==> run E <==
==> flow/design.v <==
module pg_0 (
    input logic a,
    input logic b,
    output logic p,
    output logic g
);
assign p = a ^ b;
assign g = a & b;
endmodule
module pg_1plus (
    input logic pi_cur,
    input logic gi_cur,
    input logic pi_prev,
    input logic gi_prev,
    output logic pout,
    output logic gout
);
assign pout = pi_cur & pi_prev;
assign gout = gi_cur | (pi_cur & gi_prev);
endmodule
module ks_add #(
    parameter N = 64
)
(
    input  logic         clk,
    input  logic         rstn_,
    input  logic         en,
    input  logic [N-1:0] a,
    input  logic [N-1:0] b,
    output logic [N-1:0] out
);
    localparam int stages = $clog2(N) + 1;
    function automatic integer log2_arr(input integer x);
        integer k;
        begin
            log2_arr = 0;
            for (k = 1; k < 31; k = k + 1)
                if (x >= (1 << k)) log2_arr = k;
        end
    endfunction
    genvar i;
    generate
        for (i = 0; i < stages; i++) begin : gen_pg
            logic [(N-(2**(i-1)))-1:0] g_reg_array;
            logic [(N-(2**(i-1)))-1:0] p_reg_array;
            logic [(N-(2**(i-1)))-1:0] p_out_array;
            logic [(N-(2**(i-1)))-1:0] g_out_array;
        end
    endgenerate
    genvar j;
    generate
        for (j = 0; j < stages; j++) begin : reg_assign
            always_ff @( posedge clk ) begin
                if ( !rstn_ ) begin
                    gen_pg[j].g_reg_array <= 0;
                    gen_pg[j].p_reg_array <= 0;
                end
                else if ( en ) begin
                    gen_pg[j].g_reg_array <= gen_pg[j].g_out_array;
                    gen_pg[j].p_reg_array <= gen_pg[j].p_out_array;
                end
                else begin
                    gen_pg[j].g_reg_array <= gen_pg[j].g_reg_array;
                    gen_pg[j].p_reg_array <= gen_pg[j].p_reg_array;
                end
            end
        end
    endgenerate
    genvar step;
    generate 
        for (i = 0; i < N; i++) begin
            pg_0 step0(a[i], b[i], gen_pg[0].p_out_array[i], gen_pg[0].g_out_array[i]);
        end
        for (step = 1; step <= stages; step++) begin
            for (i = 0; i < N-2**(step-1); i++) begin 
                if (step == 1) begin
                    pg_1plus stepn(gen_pg[0].p_reg_array[i+1],  
                                 gen_pg[0].g_reg_array[i+1], 
                                 gen_pg[0].p_reg_array[i], 
                                 gen_pg[0].g_reg_array[i], 
                                 gen_pg[step].p_out_array[i], 
                                 gen_pg[step].g_out_array[i]);
                end
                if (step > 1) begin
                    if (i==0) begin
                        pg_1plus stepn(gen_pg[step-1].p_reg_array[i+2**(step-2)],  
                                 gen_pg[step-1].g_reg_array[i+2**(step-2)], 
                                 gen_pg[0].p_reg_array[0], 
                                 gen_pg[0].g_reg_array[0], 
                                 gen_pg[step].p_out_array[0], 
                                 gen_pg[step].g_out_array[0]);
                    end
                    else if (i < 2**(step-2)) begin 
                        pg_1plus stepn(gen_pg[step-1].p_reg_array[i+2**(step-2)],                                         
                                 gen_pg[step-1].g_reg_array[i+2**(step-2)],                                            
                                 gen_pg[log2_arr(i)+1].p_reg_array[i-2**(log2_arr(i))], 
                                 gen_pg[log2_arr(i)+1].g_reg_array[i-2**(log2_arr(i))],
                                 gen_pg[step].p_out_array[i], 
                                 gen_pg[step].g_out_array[i]);
                    end
                    else begin  
                        pg_1plus stepn(gen_pg[step-1].p_reg_array[i+2**(step-2)],  
                                 gen_pg[step-1].g_reg_array[i+2**(step-2)], 
                                 gen_pg[step-1].p_reg_array[i-2**(step-2)], 
                                 gen_pg[step-1].g_reg_array[i-2**(step-2)], 
                                 gen_pg[step].p_out_array[i], 
                                 gen_pg[step].g_out_array[i]);
                    end
                end
            end
        end
    endgenerate
    generate
        for (i = 0; i < N; i++) begin
            if ( i==0 ) begin
                assign out[0] = gen_pg[0].p_reg_array[0];
            end
            else if ( i==1 ) begin
                assign out[1] = gen_pg[0].p_reg_array[1] ^ gen_pg[0].g_reg_array[0];
            end
            else if (i <= N/2) begin  
                assign out[i] = (gen_pg[0].p_reg_array[i]) ^ (gen_pg[log2_arr(i-1)+1].g_reg_array[(i-1)-2**log2_arr(i-1)]); 
            end
            else begin
                assign out[i] = gen_pg[0].p_reg_array[i] ^ gen_pg[stages-1].g_reg_array[(i-1)-(N/2)]; 
            end
        end
    endgenerate
endmodule
==> flow/run.sh <==
#!/bin/bash
# the make line also repeats each setting of config.mk as NAME=value (left out here)
make -C /OpenROAD-flow-scripts/flow DESIGN_CONFIG=/design/flow/config.mk WORK_HOME=/design/flow/orfs CLKGATE_MAP_FILE= finish
==> flow/config.mk <==
export PLATFORM = sky130hd
export DESIGN_NAME = ks_add
export DESIGN_NICKNAME = ks_add
export VERILOG_FILES = /design/flow/design.v
export SDC_FILE = /design/flow/constraint.sdc
export NUM_CORES = 4
export LEC_CHECK = 0
export CAP_MARGIN = 20
export CORE_MARGIN = 2
export CORE_UTILIZATION = 72
export CTS_CLUSTER_DIAMETER = 358
export CTS_CLUSTER_SIZE = 31
export PLACE_DENSITY_LB_ADDON = 0.29
export SETUP_SLACK_MARGIN = -0.08
export SLEW_MARGIN = 20
export TNS_END_PERCENT = 30
==> flow/constraint.sdc <==
create_clock -name core_clock -period 1.07 [get_ports {clk}]
set_input_delay 0.2140 -clock core_clock [delete_from_list [all_inputs] [get_ports {clk}]]
set_output_delay 0.2140 -clock core_clock [all_outputs]
set_load 0.01 [all_outputs]
==> run F (differences from run E) <==
==> flow/config.mk (replaced) <==
export PLATFORM = sky130hd
export DESIGN_NAME = ks_add
export DESIGN_NICKNAME = ks_add
export VERILOG_FILES = /design/flow/design.v
export SDC_FILE = /design/flow/constraint.sdc
export NUM_CORES = 4
export LEC_CHECK = 0
export CAP_MARGIN = 20
export CORE_MARGIN = 2
export CORE_UTILIZATION = 72
export HOLD_SLACK_MARGIN = -0.09
export MAX_ROUTING_LAYER = met4
export SLEW_MARGIN = 20
==> flow/constraint.sdc (replaced) <==
create_clock -name core_clock -period 1.42 [get_ports {clk}]
set_input_delay 0.2840 -clock core_clock [delete_from_list [all_inputs] [get_ports {clk}]]
set_output_delay 0.2840 -clock core_clock [all_outputs]
set_load 0.01 [all_outputs]
==> summary of the runs <==
- Of run F and run E, run E has the higher power (gap 2.8%, measured against run E).
- Against run F, the sequential power of run E is higher by about 32%.
- Register-to-register slack: run E is lower than run F (100 ps).
- Between run E and run F, the lower clock-buffer cell count is in run E (gap 71).
- Cell count: run E is smaller than run F (about 1.3%).
- Clock skew: run E is lower than run F (2.8 ps).
- In synthesized cell count, run E and run F do not differ.
- Of run F and run E, run E has the higher non-clock buffer count (gap 50).
- Run F finished with negative setup slack left. Run E completed and failed the layout checks on negative setup slack.
- Between run E and run F, the lower setup slack is in run E (gap 220 ps).
==> figures <==
Result of the run: run F failed layout checks; run E failed layout checks
Reasons for failing layout checks: run F negative setup slack; run E negative setup slack
Combined flip-flop and latch cell area: run F 14,100 um2; run E 14,100 um2
Period Utilization, post-route: run F 123%; run E 151%
First-pass iteration count of the detailed router: run F 12; run E 6
Clock network power consumption: run F 19.1 mW; run E 12.4 mW
Largest net degree at the start of global routing: run F 85; run E 74
Part of the power in registers: run F 46.8%; run E 60.1%
Number of buffers created by CTS: run F 69; run E 26
Buffer share of cell area: run F 11.2%; run E 12.7%
Wire per inst: run F 25.7 um; run E 21.7 um
Capturing point of the worst reg2reg path: run F gen_pg[6].g_reg_array[15]; run E gen_pg[5].g_reg_array[10]
Power in combinational cells: run F 4.98 mW; run E 6.18 mW
Worst endpoint data arrival time: run F 1460 ps; run E 1400 ps
Post-cts sizing count: run F 410; run E 391
Gp weighted congestion: run F 0.966; run E 0.999
Initial antenna violation count: run F 6; run E 2
Fin cells: run F 3,853; run E 3,803
Postcts setup bufs: run F 11; run E 0
End point of the critical path: run F out[47]; run E out[1]
Overall track demand over capacity in global routing: run F 46.1%; run E 39.7%
No activity file was given, so power comes from the tool's default toggle rates.
